==> job 7928 <==
Design ResonantLowPassFilter, start of the top module:
module ResonantLowPassFilter(
    input clk,
    input signed [15:0] audio_in,
    input signed [15:0] cutoff,
    input signed [15:0] resonance,
    input signed [15:0] gain,
    input reset_n,
    output reg signed [15:0] filtered_audio
);
export LEC_CHECK = 0
export ABC_AREA = 1
export CAP_MARGIN = 20
export CORE_MARGIN = 2
export CORE_UTILIZATION = 72
export CTS_CLUSTER_DIAMETER = 225
export PLACE_DENSITY_LB_ADDON = 0.07
export SLEW_MARGIN = 20
create_clock -name core_clock -period 5.75 [get_ports {clk}]
run.sh (not shown) runs the stock make flow with config.mk's settings and CLKGATE_MAP_FILE=.
==> job 8266 (differences from job 7928) <==
- ABC_AREA: 1 -> default
- CORE_ASPECT_RATIO: default -> 0.71
- CTS_CLUSTER_DIAMETER: 225 -> default
- PLACE_DENSITY_LB_ADDON: 0.07 -> default
==> flow/constraint.sdc (replaced) <==
create_clock -name core_clock -period 5.98 [get_ports {clk}]
set_input_delay 1.1960 -clock core_clock [delete_from_list [all_inputs] [get_ports {clk}]]
set_output_delay 1.1960 -clock core_clock [all_outputs]
set_load 0.01 [all_outputs]
==> results_dict.tcl <==
# flow metrics
set metrics [dict create \
    outcome "finished with violations" \
    check.faults "setup timing" \
    dr.pass1.iters 6 \
    logic_area_mm2 0.0203 \
    worst_slack_ns -0.203 \
    setup_viol 31 \
    post-cts-setup-buffers 19 \
    fp_util_pct 73.2 \
    sh_comb_area_pct 65.1 \
]
-- figures above: job 7928

==> results_dict.tcl <==
# flow metrics
set metrics [dict create \
    fp_util_pct 73.5 \
    worst_slack_ns -0.518 \
    outcome "finished with violations" \
    setup_viol 32 \
    logic_area_mm2 0.0187 \
    sh_comb_area_pct 66.0 \
    post-cts-setup-buffers 44 \
    check.faults "setup timing" \
]
-- figures above: job 8266


==> wip/lagoon: inputs <==
==> flow/design.v <==
module ResonantLowPassFilter(
    input clk,
    input signed [15:0] audio_in,
    input signed [15:0] cutoff,
    input signed [15:0] resonance,
    input signed [15:0] gain,
    input reset_n,
    output reg signed [15:0] filtered_audio
);
    parameter [15:0] MAX_POS_VALUE = 16'h7FFF;
    parameter [15:0] MIN_NEG_VALUE = -16'h8000;
    reg signed [15:0] state;
    reg signed [15:0] feedback;
    reg signed [15:0] output_reg;
    reg signed [15:0] alpha;
    reg signed [15:0] beta;
    reg signed [15:0] gamma;
    wire signed [31:0] fb_prod  = $signed(state) * $signed(beta);
    wire signed [31:0] out_prod = $signed(state) * $signed(alpha);
    wire signed [16:0] fb_full  = fb_prod >>> 15;
    wire signed [16:0] out_full = out_prod >>> 15;
    wire signed [16:0] st_full  = $signed(audio_in) - $signed(feedback);
    wire signed [16:0] fa_full  = $signed(output_reg) + ($signed(gamma) >>> 1);
    function signed [15:0] sat17;
        input signed [16:0] v;
        begin
            if (v > $signed({MAX_POS_VALUE[15], MAX_POS_VALUE}))
                sat17 = $signed(MAX_POS_VALUE);
            else if (v < $signed({MIN_NEG_VALUE[15], MIN_NEG_VALUE}))
                sat17 = $signed(MIN_NEG_VALUE);
            else
                sat17 = v[15:0];
        end
    endfunction
    always @(posedge clk or negedge reset_n) begin
        if (!reset_n) begin
            state <= $signed(16'h0000);
            feedback <= $signed(16'h0000);
            output_reg <= $signed(16'h0000);
            alpha <= $signed(16'h0000);
            beta <= $signed(16'h0000);
            gamma <= $signed(16'h0000);
            filtered_audio <= $signed(16'h0000);
        end else begin
            alpha <= $signed(cutoff);
            beta <= $signed(resonance);
            gamma <= $signed(gain);
            feedback <= sat17(fb_full);
            state <= sat17(st_full);
            output_reg <= sat17(out_full);
            filtered_audio <= sat17(fa_full);  
        end
    end
endmodule
==> flow/run.sh <==
#!/bin/bash
# the make line also repeats each setting of config.mk as NAME=value (left out here)
make -C /OpenROAD-flow-scripts/flow DESIGN_CONFIG=/design/flow/config.mk WORK_HOME=/design/flow/orfs CLKGATE_MAP_FILE= finish
==> flow/config.mk <==
export PLATFORM = sky130hd
export DESIGN_NAME = ResonantLowPassFilter
export DESIGN_NICKNAME = ResonantLowPassFilter
export VERILOG_FILES = /design/flow/design.v
export SDC_FILE = /design/flow/constraint.sdc
export NUM_CORES = 4
export LEC_CHECK = 0
export CAP_MARGIN = 20
export CORE_MARGIN = 2
export CORE_UTILIZATION = 71
export CTS_CLUSTER_DIAMETER = 270
export PLACE_DENSITY_LB_ADDON = 0.21
export SLEW_MARGIN = 20
export TNS_END_PERCENT = 5
==> flow/constraint.sdc <==
create_clock -name core_clock -period 5.7 [get_ports {clk}]
set_input_delay 1.1400 -clock core_clock [delete_from_list [all_inputs] [get_ports {clk}]]
set_output_delay 1.1400 -clock core_clock [all_outputs]
set_load 0.01 [all_outputs]
==> wip/ember: changes against wip/lagoon <==
--- a/flow/config.mk
+++ b/flow/config.mk
@@ -7,8 +7,8 @@
 export LEC_CHECK = 0
 export CAP_MARGIN = 20
 export CORE_MARGIN = 2
-export CORE_UTILIZATION = 71
-export CTS_CLUSTER_DIAMETER = 270
-export PLACE_DENSITY_LB_ADDON = 0.21
+export CORE_UTILIZATION = 31
+export CTS_CLUSTER_DIAMETER = 218
+export CTS_CLUSTER_SIZE = 100
 export SLEW_MARGIN = 20
 export TNS_END_PERCENT = 5
==> flow/constraint.sdc (replaced) <==
create_clock -name core_clock -period 7.0 [get_ports {clk}]
set_input_delay 1.4000 -clock core_clock [delete_from_list [all_inputs] [get_ports {clk}]]
set_output_delay 1.4000 -clock core_clock [all_outputs]
set_load 0.01 [all_outputs]
==> wip/indigo: changes against wip/lagoon <==
--- a/flow/config.mk
+++ b/flow/config.mk
@@ -7,8 +7,8 @@
 export LEC_CHECK = 0
 export CAP_MARGIN = 20
 export CORE_MARGIN = 2
-export CORE_UTILIZATION = 71
-export CTS_CLUSTER_DIAMETER = 270
-export PLACE_DENSITY_LB_ADDON = 0.21
+export CORE_UTILIZATION = 59
+export CTS_CLUSTER_DIAMETER = 218
+export CTS_CLUSTER_SIZE = 100
 export SLEW_MARGIN = 20
 export TNS_END_PERCENT = 5
==> flow/constraint.sdc (replaced) <==
create_clock -name core_clock -period 7.0 [get_ports {clk}]
set_input_delay 1.4000 -clock core_clock [delete_from_list [all_inputs] [get_ports {clk}]]
set_output_delay 1.4000 -clock core_clock [all_outputs]
set_load 0.01 [all_outputs]
==> out/qor.yml <==
setup_path:
  r2r_start: "state[6]"
  path_cells: "nand2_1, fa_1, inv_1, fa_1, inv_1, fa_1, inv_1, fa_1, fa_1, inv_1, fa_1, inv_1, ha_1, and4_1, and3_1, inv_1, a211o_1, a2111oi_2, or4_1, nand3_1, buf_4, a21oi_1"
  r2r_slack_ns: 0.35
  cp.depth: 22
  cpMaxStageDelayCell: "dfrtp_2"
routing:
  vias: 16100
  drt_iter0_markers: 780
  drt_pass1_iterations: 5
grt:
  grt_pass1_wl_um: 90300
  grt_max_degree: 65
  grt_pass1_vias: 18100
run_status:
  status: "no timing/DRC/antenna violations"
cells_and_area:
  nonClockBufferCount: 147
floorplanning:
  dieArea_um2: 41500
  std_cell_rows: 73
place:
  place_ws_ns: 0.0980
job:
  tool_warnings: 29
clocking:
  post_cts_resized: 0
[end of results for wip/indigo]
==> out/qor.yml <==
clocking:
  post_cts_resized: 0
grt:
  grt_pass1_wl_um: 87300
  grt_max_degree: 65
routing:
  vias: 15800
setup_path:
  r2r_slack_ns: 0.35
  cpMaxStageDelayCell: "dfrtp_1"
  r2r_start: "beta[8]"
  cp.depth: 22
run_status:
  status: "no timing/DRC/antenna violations"
job:
  tool_warnings: 28
place:
  place_ws_ns: 0.269
[end of results for wip/ember]
==> out/qor.yml <==
run_status:
  status: "finished with violations"
  check.faults: "negative setup slack"
timing:
  setup_violations: 32
  timing.final.ws_setup_ns: -0.613
grt:
  grt_pass1_vias: 20600
  grt_pass1_wl_um: 99200
floorplanning:
  std_cell_rows: 66
  dieArea_um2: 34700
setup_path:
  r2r_slack_ns: -0.61
  r2r_start: "state[5]"
  path_cells: "buf_4, and2_1, fa_1, inv_1, fa_1, inv_1, fa_1, fa_1, fa_1, inv_1, fa_1, inv_1, ha_1, o21a_1, o21ai_0, a211oi_2, a31oi_4, o21ai_4, buf_6, mux2i_4, buf_12, buf_16, a21o_1"
clocking:
  post_cts_resized: 40
routing:
  vias: 18200
place:
  place_ws_ns: -0.975
[end of results for wip/lagoon]
